==> v16 <==
==> flow/design.v <==
module tpumac
 #(parameter BITS_AB=8,
   parameter BITS_C=16)
  (
   input clk, rst_n, WrEn, en,
   input signed [BITS_AB-1:0] Ain,
   input signed [BITS_AB-1:0] Bin,
   input signed [BITS_C-1:0] Cin,
   output reg signed [BITS_AB-1:0] Aout,
   output reg signed [BITS_AB-1:0] Bout,
   output reg signed [BITS_C-1:0] Cout
  );
  reg signed [BITS_C-1:0] Mult;
  reg [BITS_C-1:0] Adder, CMux;
  assign Mult = Ain * Bin;
  assign Adder = Mult + Cout;
  assign CMux = WrEn ? Cin : Adder;
  always@(posedge clk, negedge rst_n) begin
	if (!rst_n) begin
		Aout <= '0;
		Bout <= '0;
		Cout <= '0;
	end
	else if (en) begin
		Aout <= Ain;
		Bout <= Bin;
		Cout <= CMux;
	end
  end
endmodule
==> flow/run.sh <==
#!/bin/bash
# the make line also repeats each setting of config.mk as NAME=value (left out here)
make -C /OpenROAD-flow-scripts/flow DESIGN_CONFIG=/design/flow/config.mk WORK_HOME=/design/flow/orfs CLKGATE_MAP_FILE= finish
==> flow/config.mk <==
export PLATFORM = sky130hd
export DESIGN_NAME = tpumac
export DESIGN_NICKNAME = tpumac
export VERILOG_FILES = /design/flow/design.v
export SDC_FILE = /design/flow/constraint.sdc
export NUM_CORES = 4
export LEC_CHECK = 0
export CAP_MARGIN = 20
export CORE_MARGIN = 2
export CORE_UTILIZATION = 70
export CTS_CLUSTER_DIAMETER = 43
export CTS_CLUSTER_SIZE = 25
export PLACE_DENSITY_LB_ADDON = 0.25
export SLEW_MARGIN = 20
==> flow/constraint.sdc <==
create_clock -name core_clock -period 4.95 [get_ports {clk}]
set_input_delay 0.9900 -clock core_clock [delete_from_list [all_inputs] [get_ports {clk}]]
set_output_delay 0.9900 -clock core_clock [all_outputs]
set_load 0.01 [all_outputs]
==> v6: changes against v16 <==
- ABC_AREA: default -> 1
- CORE_UTILIZATION: 70 -> 72
- CTS_CLUSTER_DIAMETER: 43 -> 27
- CTS_CLUSTER_SIZE: 25 -> default
- PLACE_DENSITY_LB_ADDON: 0.25 -> 0.19
==> v5: changes against v16 <==
- CORE_UTILIZATION: 70 -> 65
- CTS_CLUSTER_DIAMETER: 43 -> 27
- CTS_CLUSTER_SIZE: 25 -> default
- PLACE_DENSITY_LB_ADDON: 0.25 -> default
==> flow/constraint.sdc (replaced) <==
create_clock -name core_clock -period 5.2 [get_ports {clk}]
set_input_delay 1.0400 -clock core_clock [delete_from_list [all_inputs] [get_ports {clk}]]
set_output_delay 1.0400 -clock core_clock [all_outputs]
set_load 0.01 [all_outputs]
==> v32: changes against v16 <==
- CORE_UTILIZATION: 70 -> 72
- CTS_CLUSTER_DIAMETER: 43 -> 27
- PLACE_DENSITY_LB_ADDON: 0.25 -> 0.27
==> impl_metrics.yaml <==
# generated from flow reports
yosys:
  yosys.area_share.aoi_pct: 6.581
  xor_share_pct: 3.978
  ys_seq_share_pct: 19.14
  mux_area_share_pct: 6.222
die:
  die_w_um: 84.22
  die_h_um: 84.22
clock_network:
  cts_setup_buffers: 0
  root_buffer: "clkbuf_8"
grt:
  grt_use_met1_pct: 34.96
  track_usage_pct: 28.45
status:
  status: "finished clean"
(the above is from v5)
==> impl_metrics.yaml <==
# physical design summary
status:
  haltStage: "clock tree synthesis"
  error_line: "[ERROR DPL-0038] Utilization greater than 100%, impossible to legalize"
  status: "did not finish"
die:
  core_um2: 5574
  die_w_um: 80.22
  die_h_um: 80.22
yosys:
  yosys.area_share.aoi_pct: 6.581
  mux_area_share_pct: 6.222
  xor_share_pct: 3.978
placed_design:
  dpl.cell_count: 583
(the above is from v32)
==> impl_metrics.yaml <==
# physical design summary
status:
  status: "did not finish"
  haltStage: "global routing"
  error_line: "[ERROR GRT-0116] Global routing finished with congestion. Check the congestion regions in the DRC Viewer."
die:
  die_h_um: 81.30
  die_w_um: 81.30
yosys:
  mux_area_share_pct: 6.222
  xor_share_pct: 3.978
clock_network:
  root_buffer: "clkbuf_8"
  cts_setup_buffers: 6
(the above is from v16)
==> impl_metrics.yaml <==
# physical design summary
status:
  status: "did not finish"
  haltStage: "clock tree synthesis"
  error_line: "[ERROR DPL-0033] detailed placement checks failed during check placement."
yosys:
  xor_share_pct: 1.371
  yosys.area_share.aoi_pct: 5.570
  ys_seq_share_pct: 17.91
  mux_area_share_pct: 0
  fp_nets: 709
die:
  die_w_um: 82.80
(the above is from v6)

* * *

==> inputs of run P <==
// tpumac: RTL as listed in full above, without the edits since
clock: 5.2 ns
lec_check: 0
cap_margin: 20
core_margin: 2
core_utilization: 40
place_density: 0.95
setup_slack_margin: -0.26
slew_margin: 20
tns_end_percent: 10
run.sh (not shown) runs the stock make flow with config.mk's settings and CLKGATE_MAP_FILE=.
==> inputs of run K, as changes to run P <==
--- a/flow/config.mk
+++ b/flow/config.mk
@@ -9,6 +9,4 @@
 export CORE_MARGIN = 2
-export CORE_UTILIZATION = 40
-export PLACE_DENSITY = 0.95
-export SETUP_SLACK_MARGIN = -0.26
+export CORE_UTILIZATION = 63
+export CTS_CLUSTER_DIAMETER = 27
 export SLEW_MARGIN = 20
-export TNS_END_PERCENT = 10
==> flow/constraint.sdc (replaced) <==
create_clock -name core_clock -period 4.95 [get_ports {clk}]
set_input_delay 0.9900 -clock core_clock [delete_from_list [all_inputs] [get_ports {clk}]]
set_output_delay 0.9900 -clock core_clock [all_outputs]
set_load 0.01 [all_outputs]
==> inputs of run A, as changes to run P <==
--- a/flow/config.mk
+++ b/flow/config.mk
@@ -9,6 +9,5 @@
 export CORE_MARGIN = 2
-export CORE_UTILIZATION = 40
-export PLACE_DENSITY = 0.95
+export CORE_UTILIZATION = 72
+export PLACE_DENSITY_LB_ADDON = 0.24
 export SETUP_SLACK_MARGIN = -0.26
 export SLEW_MARGIN = 20
-export TNS_END_PERCENT = 10
==> flow/constraint.sdc (replaced) <==
create_clock -name core_clock -period 4.46 [get_ports {clk}]
set_input_delay 0.8920 -clock core_clock [delete_from_list [all_inputs] [get_ports {clk}]]
set_output_delay 0.8920 -clock core_clock [all_outputs]
set_load 0.01 [all_outputs]
==> results.toml <==
# implementation run metrics
[run_status]
outcome = "failed layout checks"
so_faults = "setup timing"

[die]
dieArea_sq_um = 7310

[final_timing]
setup_viol = 3
fin_ws_ns = -0.0831

[routing]
vias_per_cell = 5.77
met1_length_mm = 4.16

[grt]
grt_use_met2 = 0.551

[setup_path]
r2r_cells = 16
crit_family = "adder cells"
[end of results for run K]
==> results.toml <==
# implementation run metrics
[routing]
vias_per_cell = 5.13
met1_length_mm = 3.85

[setup_path]
crit_family = "adder cells"
r2r_cells = 17

[run_status]
so_faults = "setup timing"
outcome = "failed layout checks"

[die]
dieArea_sq_um = 11300

[final_timing]
setup_viol = 5
fin_ws_ns = -0.0893
[end of results for run P]
==> results.toml <==
# flow metrics
[die]
dieArea_sq_um = 6440

[run_status]
haltStage = "clock tree synthesis (4_1_cts)"
outcome = "did not finish"
stop_error = "[ERROR DPL-0038] Utilization greater than 100%, impossible to legalize"

[yosys]
common_cells = "74 x inv_1, 71 x fa_1, 37 x ha_1"
mux_share = 0.0622
logic_family = "adder cells"
async_reset_ff_frac = 1.00

[place]
dp_hpwl_mm = 10.7
place.gp.congestion = 0.906
[end of results for run A]

* * *

==> exp/harbor <==
RTL: the design.v shown in full above, as it stands there.
clock: 5.2 ns
lec_check: 0
cap_margin: 20
core_margin: 2
core_utilization: 72
cts_cluster_diameter: 27
place_density_lb_addon: 0.27
slew_margin: 20
tns_end_percent: 5
==> exp/raven: changes against exp/harbor <==
Settings changed: CTS_CLUSTER_SIZE set to 25, PLACE_DENSITY_LB_ADDON 0.27 to 0.25, TNS_END_PERCENT 5 to unset.
==> exp/ember: changes against exp/harbor <==
Settings changed: CORE_MARGIN 2 to 10, CORE_UTILIZATION 72 to 40, CTS_CLUSTER_DIAMETER 27 to unset, CTS_CLUSTER_SIZE set to 40, GPL_ROUTABILITY_DRIVEN set to 0, PLACE_DENSITY_LB_ADDON 0.27 to 0.12, TNS_END_PERCENT 5 to 60.
==> notes <==
exp/ember went through all stages and came out clean. exp/harbor did not get past global routing (5_1_grt) on GRT-0116. exp/raven ended with an error in clock tree synthesis (4_1_cts) (DPL-0033). Of exp/ember and exp/raven, exp/ember has the higher die size (gap about 130%, measured against exp/raven). Synthesized cell count is the same in exp/ember and exp/raven. Area after synthesis is the same in exp/harbor and exp/raven.

* * *

==> 12-02: inputs <==
RTL: the design.v shown in full above, as it stands there.
Settings: LEC_CHECK=0, ABC_AREA=1, CAP_MARGIN=20, CORE_MARGIN=2, CORE_UTILIZATION=68, CTS_CLUSTER_DIAMETER=27, CTS_CLUSTER_SIZE=74, SLEW_MARGIN=20; clock period 4.95 ns.
==> inputs of 02-12, as changes to 12-02 <==
CORE_UTILIZATION = 71   (was 68)
CTS_CLUSTER_DIAMETER = not set   (was 27)
CTS_CLUSTER_SIZE = not set   (was 74)
SETUP_SLACK_MARGIN = 0.27   (was not set)
==> flow/constraint.sdc (replaced) <==
create_clock -name core_clock -period 1.79 [get_ports {clk}]
set_input_delay 0.3580 -clock core_clock [delete_from_list [all_inputs] [get_ports {clk}]]
set_output_delay 0.3580 -clock core_clock [all_outputs]
set_load 0.01 [all_outputs]
==> summary of the runs <==
02-12 failed in detailed placement (3_5_place_dp). 12-02 never finished: it broke off in global routing (5_1_grt).
In synthesized cell count, 02-12 and 12-02 do not differ.
In 12-02 the die size is higher than in 02-12, by 4.2%.
In synthesized area, 02-12 and 12-02 do not differ.

* * *

==> pepper <==
// tpumac: RTL as listed in full above, without the edits since
Settings: LEC_CHECK=0, ABC_AREA=1, CAP_MARGIN=20, CORE_MARGIN=2, CORE_UTILIZATION=40, GPL_ROUTABILITY_DRIVEN=0, SLEW_MARGIN=20, TNS_END_PERCENT=65; clock period 5.2 ns.
==> willow (differences from pepper) <==
==> flow/config.mk (replaced) <==
export PLATFORM = sky130hd
export DESIGN_NAME = tpumac
export DESIGN_NICKNAME = tpumac
export VERILOG_FILES = /design/flow/design.v
export SDC_FILE = /design/flow/constraint.sdc
export NUM_CORES = 4
export LEC_CHECK = 0
export CAP_MARGIN = 20
export CORE_MARGIN = 2
export CORE_UTILIZATION = 30
export CTS_CLUSTER_DIAMETER = 297
export SLEW_MARGIN = 20
==> flow/constraint.sdc (replaced) <==
create_clock -name core_clock -period 3.67 [get_ports {clk}]
set_input_delay 0.7340 -clock core_clock [delete_from_list [all_inputs] [get_ports {clk}]]
set_output_delay 0.7340 -clock core_clock [all_outputs]
set_load 0.01 [all_outputs]
==> reports/summary.txt <==
run status -> complete, no violations
Core Rows -> 38
nets -> 815
number of logic gates -> 385
clock network area share -> 1.845%
Worst R2R Setup Slack -> 0.88 ns
cell count along the critical path -> 18
dpl cells -> 803
-- figures above: pepper

==> reports/summary.txt <==
Area leader share -> 33.98%
run status -> failed layout checks
number of logic gates -> 288
DRT Wirelength -> 10020 µm
path category of the worst min-delay check -> register to register
dpl cells -> 705
clock network area share -> 2.346%
nets -> 687
layout checks that failed -> negative setup slack
Core Rows -> 43
worst hold path endpoint -> Aout[2]
cell count along the critical path -> 16
# setup viols final -> 11
final worst slack -> -0.9538 ns
Top Layer Used -> met4
-- figures above: willow

